Setup of the reference run:
// GameModeEazy
module GameModeEazy(
input wire clk,
input wire rst,
input wire load,
input wire [63:0] load_board,
input wire [3:0]btn,
input wire [3:0]mode,
output wire [63:0] num,
output wire [15:0] judge
    );
==> flow/config.mk <==
export PLATFORM = sky130hd
export DESIGN_NAME = GameModeEazy
export DESIGN_NICKNAME = GameModeEazy
export VERILOG_FILES = /design/flow/design.v
export SDC_FILE = /design/flow/constraint.sdc
export NUM_CORES = 4
export LEC_CHECK = 0
export CAP_MARGIN = 20
export CORE_MARGIN = 2
export CORE_UTILIZATION = 30
export GPL_ROUTABILITY_DRIVEN = 1
export SLEW_MARGIN = 20
==> flow/constraint.sdc <==
create_clock -name core_clock -period 27.6 [get_ports {clk}]
set_input_delay 5.5200 -clock core_clock [delete_from_list [all_inputs] [get_ports {clk}]]
set_output_delay 5.5200 -clock core_clock [all_outputs]
set_load 0.01 [all_outputs]
run.sh (not shown) runs the stock make flow with config.mk's settings and CLKGATE_MAP_FILE=.
The reference run: PASS, flow complete, no timing, DRC or antenna violations
Changes in the trial run relative to the reference run:
- HOLD_SLACK_MARGIN now -0.09, previously not set
- CORE_UTILIZATION now 27, was 30
- GPL_ROUTABILITY_DRIVEN no longer set, was 1
- the clock period (ns, I/O delays scaled along) now 28.0, was 27.6
Findings:
Looking at number of logic stages on the critical path including buffering, the trial run sits 2 above the reference run.
The final cell count in the trial run sits 2.3% below the value recorded for the reference run.
In the flow results for the trial run and the reference run, the share of the core filled by cells before placement is larger on the reference run.
Of the trial run and the reference run, the run reporting the lower global-route usage was the trial run.
Diff the reference run -> the trial run: area used by multi-input combinational logic about even, final worst slack moved up.

========
GameModeEazy again, from the RTL that the note above started with.
clock: 18.3 ns
lec_check: 0
abc_area: 1
cap_margin: 20
cell_pad_in_sites_detail_placement: 1
cell_pad_in_sites_global_placement: 2
core_margin: 3
core_utilization: 31
cts_cluster_diameter: 29
gpl_routability_driven: 1
max_routing_layer: met5
min_routing_layer: met1
place_density_lb_addon: 0.12
slew_margin: 15
The baseline ran to the end with violations: negative setup slack.
Change:
- CORE_MARGIN: 3 -> 9
- CORE_UTILIZATION: 31 -> 51
- CTS_CLUSTER_SIZE: not set -> 76
- GPL_ROUTABILITY_DRIVEN: 1 -> 0
- HOLD_SLACK_MARGIN: not set -> 0.06
Result:
- With this change the flow never finished: it broke off in global placement without I/O on FLW-0024
- synthesized area does not change
- die size came out lower by a quarter to a third
- synthesized cell count is unchanged
Change:
- ABC_AREA: 1 -> not set
- CELL_PAD_IN_SITES_DETAIL_PLACEMENT: 1 -> not set
- CELL_PAD_IN_SITES_GLOBAL_PLACEMENT: 2 -> not set
- CORE_MARGIN: 9 -> 2
- CORE_UTILIZATION: 51 -> 41
- CTS_CLUSTER_DIAMETER: 29 -> not set
- CTS_CLUSTER_SIZE: 76 -> not set
- GPL_ROUTABILITY_DRIVEN: 0 -> 1
- HOLD_SLACK_MARGIN: 0.06 -> not set
- MAX_ROUTING_LAYER: met5 -> not set
- MIN_ROUTING_LAYER: met1 -> not set
- PLACE_DENSITY_LB_ADDON: 0.12 -> not set
- SLEW_MARGIN: 15 -> 20
- clock period: 18.3 -> 27.6 ns (I/O delays scaled with it)
Effect:
- This time the run went through all stages and came out clean
- synthesized cell count went down slightly
- die size climbs by well over a third
- synthesized area came out higher by a quarter to a third
Change:
- CORE_UTILIZATION: 41 -> 72
- PLACE_DENSITY_LB_ADDON: not set -> 0.22
- clock period: 27.6 -> 13.4 ns (I/O delays scaled with it)
The new run died in detailed placement.
Die area drops by 43%.
Synthesized area stays the same.
Synthesized cell count stays the same.

========
GameModeEazy again, from the RTL that the note above started with.
==> flow/config.mk <==
export PLATFORM = sky130hd
export DESIGN_NAME = GameModeEazy
export DESIGN_NICKNAME = GameModeEazy
export VERILOG_FILES = /design/flow/design.v
export SDC_FILE = /design/flow/constraint.sdc
export NUM_CORES = 4
export LEC_CHECK = 0
export CAP_MARGIN = 20
export CORE_MARGIN = 2
export CORE_UTILIZATION = 72
export CTS_CLUSTER_SIZE = 91
export GPL_ROUTABILITY_DRIVEN = 1
export PLACE_DENSITY_LB_ADDON = 0.22
export SETUP_SLACK_MARGIN = 3.15
export SLEW_MARGIN = 20
==> flow/constraint.sdc <==
create_clock -name core_clock -period 13.4 [get_ports {clk}]
set_input_delay 2.6800 -clock core_clock [delete_from_list [all_inputs] [get_ports {clk}]]
set_output_delay 2.6800 -clock core_clock [all_outputs]
set_load 0.01 [all_outputs]
The starting point died in detailed placement (3_5_place_dp).
Edit:
Settings changed: CORE_UTILIZATION 72 to 45, CTS_CLUSTER_SIZE 91 to not set, PLACE_DENSITY_LB_ADDON 0.22 to not set, SETUP_SLACK_MARGIN 3.15 to not set.
Clock period 13.4 ns to 22.0 ns, I/O delays scaled along.
Now the flow reached the layout checks and failed them: negative setup slack.
Die size climbs by 59%.
Synthesized area is unchanged.
Synthesized cell count does not change.
